==> inputs of job 6478 <==
## fadd_sub
module fadd_sub(
  input logic        clk_i,
  input logic [31:0] operand_a,
  input logic [31:0] operand_b,
  output logic[31:0] result_o
);
==> flow/config.mk <==
export PLATFORM = sky130hd
export DESIGN_NAME = fadd_sub
export DESIGN_NICKNAME = fadd_sub
export VERILOG_FILES = /design/flow/design.v
export SDC_FILE = /design/flow/constraint.sdc
export NUM_CORES = 4
export LEC_CHECK = 0
export ABC_AREA = 1
export CAP_MARGIN = 15
export CORE_MARGIN = 2
export CORE_UTILIZATION = 66
export CTS_CLUSTER_DIAMETER = 29
export CTS_CLUSTER_SIZE = 72
export MAX_ROUTING_LAYER = met5
export SLEW_MARGIN = 35
export TNS_END_PERCENT = 95
==> flow/constraint.sdc <==
create_clock -name core_clock -period 9.71 [get_ports {clk_i}]
set_input_delay 1.9420 -clock core_clock [delete_from_list [all_inputs] [get_ports {clk_i}]]
set_output_delay 1.9420 -clock core_clock [all_outputs]
set_load 0.01 [all_outputs]
run.sh (not shown) runs the stock make flow with config.mk's settings and CLKGATE_MAP_FILE=.
==> job 8361 (differences from job 6478) <==
ABC_AREA = default   (was 1)
CAP_MARGIN = 0   (was 15)
CORE_UTILIZATION = 72   (was 66)
CTS_CLUSTER_DIAMETER = 41   (was 29)
CTS_CLUSTER_SIZE = 82   (was 72)
MAX_ROUTING_LAYER = default   (was met5)
SLEW_MARGIN = 20   (was 35)
TNS_END_PERCENT = 5   (was 95)
==> flow/constraint.sdc (replaced) <==
create_clock -name core_clock -period 10.4 [get_ports {clk_i}]
set_input_delay 2.0800 -clock core_clock [delete_from_list [all_inputs] [get_ports {clk_i}]]
set_output_delay 2.0800 -clock core_clock [all_outputs]
set_load 0.01 [all_outputs]
==> results <==
Job 6478 completed with no timing, DRC or antenna violations. Job 8361 completed, yet does not pass: negative setup slack. Against job 6478, the core utilization of job 8361 is higher by 12 points. Of job 8361 and job 6478, job 8361 has the higher non-clock buffer count (gap 37). Cell area: job 8361 is smaller than job 6478 (about 2.6%). Against job 8361, the combinational power of job 6478 is larger by 9.7%. In job 8361 the sequential share of layout area is higher than in job 6478, by 0.28 points. Between job 8361 and job 6478, the lower sequential power is in job 8361 (gap about 4%, measured against job 6478). Of job 8361 and job 6478, job 8361 has the higher clock-buffer cell count (gap 3).

* * *

==> 01-20: inputs <==
Starting RTL as in the previous note.
==> flow/design.v (excerpt) <==
module fadd_sub(
  input logic        clk_i,
  input logic [31:0] operand_a,
  input logic [31:0] operand_b,
  output logic[31:0] result_o
);
  logic [7:0]  a_exponent, b_exponent;             
  logic [7:0]  result_exponent;
  logic [23:0] a_mantissa, b_mantissa;             
  logic [24:0] result_mantissa;
  logic        a_sign, b_sign, result_sign;        
  logic [23:0] tmp_mantissa;
  logic [7:0]  in_e, out_e;
  logic [24:0] in_m, out_m;
  logic [7:0]  diff;
always_ff@(posedge(clk_i))
begin
  a_sign <= operand_a[31];
  b_sign <= operand_b[31];
  if(operand_a[30:23]==0)
    begin
      a_exponent <= (operand_a[22:0] != 0)? 8'b00000001 : 8'b00000000;
      a_mantissa <= {1'b0,operand_a[22:0]};
    end
  else
    begin
      a_exponent <= operand_a[30:23];
      a_mantissa <= {1'b1,operand_a[22:0]};
    end
  if(operand_b[30:23]==0)
    begin
      b_exponent <= (operand_b[22:0] != 0)? 8'b00000001 : 8'b00000000;
      b_mantissa <= {1'b0,operand_b[22:0]};
    end
  else
    begin
      b_exponent <= operand_b[30:23];
      b_mantissa <= {1'b1,operand_b[22:0]};
    end
end
always_comb
begin
  diff         = 8'd0;
  tmp_mantissa = 24'd0;
  if(a_exponent == b_exponent)
    begin
      result_exponent = a_exponent;
      if(a_sign == b_sign)                                                     
        begin
          result_sign           = a_sign;
          result_mantissa       = a_mantissa + b_mantissa;
        end
      else                                                                    
        begin
          if(a_mantissa > b_mantissa)
            begin
              result_sign     = a_sign;
              result_mantissa = a_mantissa - b_mantissa;
            end
          else
            begin
              result_sign     = b_sign;
              result_mantissa = b_mantissa - a_mantissa;
            end
        end
    end
  else                                                                               
    begin
      if(a_exponent > b_exponent)
        begin
          result_sign     = a_sign;
          result_exponent = a_exponent;
          diff            = a_exponent - b_exponent;
          tmp_mantissa    = b_mantissa >> diff;
          if(a_sign == b_sign)
  ...
make LEC_CHECK=0 CAP_MARGIN=15 CORE_MARGIN=2 CORE_UTILIZATION=72 CTS_CLUSTER_DIAMETER=381 CTS_CLUSTER_SIZE=36 MAX_ROUTING_LAYER=met5 PLACE_DENSITY_LB_ADDON=0.01 SETUP_SLACK_MARGIN=2.54 SLEW_MARGIN=35 TNS_END_PERCENT=95 finish   # period 9.66 ns
==> 08-06: changes against 01-20 <==
ABC_AREA = 1   (was default)
CAP_MARGIN = 20   (was 15)
CTS_CLUSTER_DIAMETER = 358   (was 381)
CTS_CLUSTER_SIZE = 95   (was 36)
MAX_ROUTING_LAYER = default   (was met5)
PLACE_DENSITY = 0.41   (was default)
PLACE_DENSITY_LB_ADDON = default   (was 0.01)
SETUP_SLACK_MARGIN = default   (was 2.54)
SLEW_MARGIN = 20   (was 35)
TNS_END_PERCENT = default   (was 95)
==> flow/constraint.sdc (replaced) <==
create_clock -name core_clock -period 4.32 [get_ports {clk_i}]
set_input_delay 0.8640 -clock core_clock [delete_from_list [all_inputs] [get_ports {clk_i}]]
set_output_delay 0.8640 -clock core_clock [all_outputs]
set_load 0.01 [all_outputs]
==> 05-24: changes against 01-20 <==
CAP_MARGIN = 20   (was 15)
CORE_UTILIZATION = 23   (was 72)
CTS_CLUSTER_DIAMETER = default   (was 381)
CTS_CLUSTER_SIZE = default   (was 36)
MAX_ROUTING_LAYER = default   (was met5)
PLACE_DENSITY_LB_ADDON = default   (was 0.01)
SETUP_SLACK_MARGIN = default   (was 2.54)
SLEW_MARGIN = 20   (was 35)
TNS_END_PERCENT = default   (was 95)
==> flow/constraint.sdc (replaced) <==
create_clock -name core_clock -period 18.6 [get_ports {clk_i}]
set_input_delay 3.7200 -clock core_clock [delete_from_list [all_inputs] [get_ports {clk_i}]]
set_output_delay 3.7200 -clock core_clock [all_outputs]
set_load 0.01 [all_outputs]
==> 02-15: changes against 01-20 <==
CAP_MARGIN = 20   (was 15)
CORE_UTILIZATION = 40   (was 72)
CTS_CLUSTER_DIAMETER = default   (was 381)
CTS_CLUSTER_SIZE = default   (was 36)
MAX_ROUTING_LAYER = default   (was met5)
PLACE_DENSITY_LB_ADDON = default   (was 0.01)
SETUP_SLACK_MARGIN = default   (was 2.54)
SLEW_MARGIN = 20   (was 35)
TNS_END_PERCENT = default   (was 95)
==> flow/constraint.sdc (replaced) <==
create_clock -name core_clock -period 11.7 [get_ports {clk_i}]
set_input_delay 2.3400 -clock core_clock [delete_from_list [all_inputs] [get_ports {clk_i}]]
set_output_delay 2.3400 -clock core_clock [all_outputs]
set_load 0.01 [all_outputs]
==> comparison <==
02-15 produced a clean layout. 05-24 ran to the end with no violations. 08-06 stopped in detailed placement (3_5_place_dp). 01-20 aborted during global routing (5_1_grt). Of 05-24 and 02-15, 02-15 has the higher utilization (gap 19 points). Against 02-15, the setup slack of 05-24 is higher by 4.4 ns. Wire length: 05-24 is larger than 02-15 (about 5%). Between 05-24 and 02-15, the lower combinational power is in 05-24 (gap 38%, measured against 02-15). Cell count: 02-15 is smaller than 05-24 (12%). Synthesized cell count is the same in 05-24 and 01-20. Against 02-15, the count of clock-buffer cells in the layout of 05-24 is higher by 1. First-iteration DRC count: 05-24 is lower than 02-15 (about 16%).
==> figures <==
                                                                  01-20                       02-15                              08-06                       05-24
Seq/Total Area, Yosys                                            12.69%                      12.69%                             11.80%                      12.69%
Clock share of power                                                  -                       12.2%                                  -                       12.0%
Pre-Repair DR Iteration Count                                         -                           8                                  -                           7
Core area                                                     13990 um2                   25840 um2                          15200 um2                   44410 um2
Max-Cap Viols                                                         -                           0                                  -                           0
Worst hold path depth                                                 -                           1                                  -                           1
Final cell area excluding filler cells                                -                   12120 um2                                  -                   12190 um2
Antenna cells                                                         -                           0                                  -                           0
Power in the clock group                                              -                    0.305 mW                                  -                    0.185 mW
Post-Synth Simple-Gate Area                                      20.09%                      20.09%                             37.46%                      20.09%
Run status                                    aborted with a tool error              finished clean          aborted with a tool error              finished clean
Failing step                                   global routing (5_1_grt)                           -  detailed placement (3_5_place_dp)                           -
Comb pwr share                                                        -                       77.4%                                  -                       77.4%
Root buffer selected by CTS                  sky130_fd_sc_hd__clkbuf_16  sky130_fd_sc_hd__clkbuf_16                                  -  sky130_fd_sc_hd__clkbuf_16
Clock buffers and inverters, area share                               -                      2.704%                                  -                      2.567%
Drt total wl                                                          -                    39690 um                                  -                    41580 um
Logic power comb                                                      -                     1.93 mW                                  -                     1.19 mW
Delay of the slowest cell on the worst path                           -                     0.57 ns                                  -                     0.95 ns
Mean Syn Cell Area                                            7.427 um2                   7.427 um2                          5.777 um2                   7.427 um2

* * *

==> juniper: inputs <==
==> flow/design.v <==
/*verilator lint_off UNUSEDSIGNAL*/
/*verilator lint_off MULTITOP*/
/*verilator lint_off WIDTH*//*verilator lint_off LATCH*/
module fadd_sub(
  input logic        clk_i,
  input logic [31:0] operand_a,
  input logic [31:0] operand_b,
  output logic[31:0] result_o
);
  logic [7:0]  a_exponent, b_exponent;             
  logic [7:0]  result_exponent;
  logic [23:0] a_mantissa, b_mantissa;             
  logic [24:0] result_mantissa;
  logic        a_sign, b_sign, result_sign;        
  logic [23:0] tmp_mantissa;
  logic [7:0]  in_e, out_e;
  logic [24:0] in_m, out_m;
  logic [7:0]  diff;
always_ff@(posedge(clk_i))
begin
  a_sign <= operand_a[31];
  b_sign <= operand_b[31];
  if(operand_a[30:23]==0)
    begin
      a_exponent <= (operand_a[22:0] != 0)? 8'b00000001 : 8'b00000000;
      a_mantissa <= {1'b0,operand_a[22:0]};
    end
  else
    begin
      a_exponent <= operand_a[30:23];
      a_mantissa <= {1'b1,operand_a[22:0]};
    end
  if(operand_b[30:23]==0)
    begin
      b_exponent <= (operand_b[22:0] != 0)? 8'b00000001 : 8'b00000000;
      b_mantissa <= {1'b0,operand_b[22:0]};
    end
  else
    begin
      b_exponent <= operand_b[30:23];
      b_mantissa <= {1'b1,operand_b[22:0]};
    end
end
always_comb
begin
  diff         = 8'd0;
  tmp_mantissa = 24'd0;
  if(a_exponent == b_exponent)
    begin
      result_exponent = a_exponent;
      if(a_sign == b_sign)                                                     
        begin
          result_sign           = a_sign;
          result_mantissa       = a_mantissa + b_mantissa;
        end
      else                                                                    
        begin
          if(a_mantissa > b_mantissa)
            begin
              result_sign     = a_sign;
              result_mantissa = a_mantissa - b_mantissa;
            end
          else
            begin
              result_sign     = b_sign;
              result_mantissa = b_mantissa - a_mantissa;
            end
        end
    end
  else                                                                               
    begin
      if(a_exponent > b_exponent)
        begin
          result_sign     = a_sign;
          result_exponent = a_exponent;
          diff            = a_exponent - b_exponent;
          tmp_mantissa    = b_mantissa >> diff;
          if(a_sign == b_sign)
            result_mantissa = a_mantissa + tmp_mantissa;
          else
            result_mantissa = a_mantissa - tmp_mantissa;
        end
      else
        begin
          result_sign      = b_sign;
          result_exponent  = b_exponent;
          diff             = b_exponent - a_exponent;
          tmp_mantissa     = a_mantissa >> diff;
          if(a_sign == b_sign)
            result_mantissa  = b_mantissa + tmp_mantissa;
          else
            result_mantissa  = b_mantissa - tmp_mantissa;
        end
    end
  if(result_mantissa[24]==1)
    begin
      result_exponent = result_exponent + 8'd1;
      result_mantissa = result_mantissa >> 1;
    end
  result_o = {result_sign, result_exponent, result_mantissa[22:0]};
end
endmodule
==> flow/run.sh <==
#!/bin/bash
# the make line also repeats each setting of config.mk as NAME=value (left out here)
make -C /OpenROAD-flow-scripts/flow DESIGN_CONFIG=/design/flow/config.mk WORK_HOME=/design/flow/orfs CLKGATE_MAP_FILE= finish
==> flow/config.mk <==
export PLATFORM = sky130hd
export DESIGN_NAME = fadd_sub
export DESIGN_NICKNAME = fadd_sub
export VERILOG_FILES = /design/flow/design.v
export SDC_FILE = /design/flow/constraint.sdc
export NUM_CORES = 4
export LEC_CHECK = 0
export ABC_AREA = 0
export CAP_MARGIN = 20
export CELL_PAD_IN_SITES_DETAIL_PLACEMENT = 2
export CORE_ASPECT_RATIO = 1.46
export CORE_MARGIN = 3
export CORE_UTILIZATION = 40
export CTS_CLUSTER_DIAMETER = 192
export CTS_CLUSTER_SIZE = 31
export GPL_TIMING_DRIVEN = 0
export HOLD_SLACK_MARGIN = -0.09
export MIN_ROUTING_LAYER = met1
export PLACE_DENSITY = 0.45
export SLEW_MARGIN = 20
==> flow/constraint.sdc <==
create_clock -name core_clock -period 9.5 [get_ports {clk_i}]
set_input_delay 1.9000 -clock core_clock [delete_from_list [all_inputs] [get_ports {clk_i}]]
set_output_delay 1.9000 -clock core_clock [all_outputs]
set_load 0.01 [all_outputs]
==> harbor: changes against juniper <==
Settings changed: ABC_AREA 0 to not set, CELL_PAD_IN_SITES_DETAIL_PLACEMENT 2 to not set, CORE_ASPECT_RATIO 1.46 to not set, CORE_MARGIN 3 to 2, CTS_CLUSTER_DIAMETER 192 to not set, CTS_CLUSTER_SIZE 31 to not set, GPL_TIMING_DRIVEN 0 to not set, HOLD_SLACK_MARGIN -0.09 to not set, MIN_ROUTING_LAYER met1 to not set, PLACE_DENSITY 0.45 to not set.
==> flow/constraint.sdc (replaced) <==
create_clock -name core_clock -period 12.0 [get_ports {clk_i}]
set_input_delay 2.4000 -clock core_clock [delete_from_list [all_inputs] [get_ports {clk_i}]]
set_output_delay 2.4000 -clock core_clock [all_outputs]
set_load 0.01 [all_outputs]
==> flow_summary.toml <==
# flow metrics
[die]
core_um2 = 25800
die-area_um2 = 27300
rows = 59
die_height_um = 165
die_w_um = 165

[clocking]
cts_resized = 0
post-cts-setup-buffers = 0

[place]
placed_cell_area_um2 = 11600
gp_congestion = 1.01
place_ws_ns = 0.448
dpl.cell_count = 1772
hpwl_um = 31000

[run_status]
outcome = "complete, no violations"
That was harbor.
==> flow_summary.toml <==
# yosys + openroad results
[run_status]
outcome = "stopped before the end"
lastStage = "5_1_grt"

[place]
placed_cell_area_um2 = 11800
hpwl_um = 42000
gp_congestion = 0.961

[die]
rows = 70
die-area_um2 = 28000
die_w_um = 140
That was juniper.
No activity file was given, so power comes from the tool's default toggle rates.
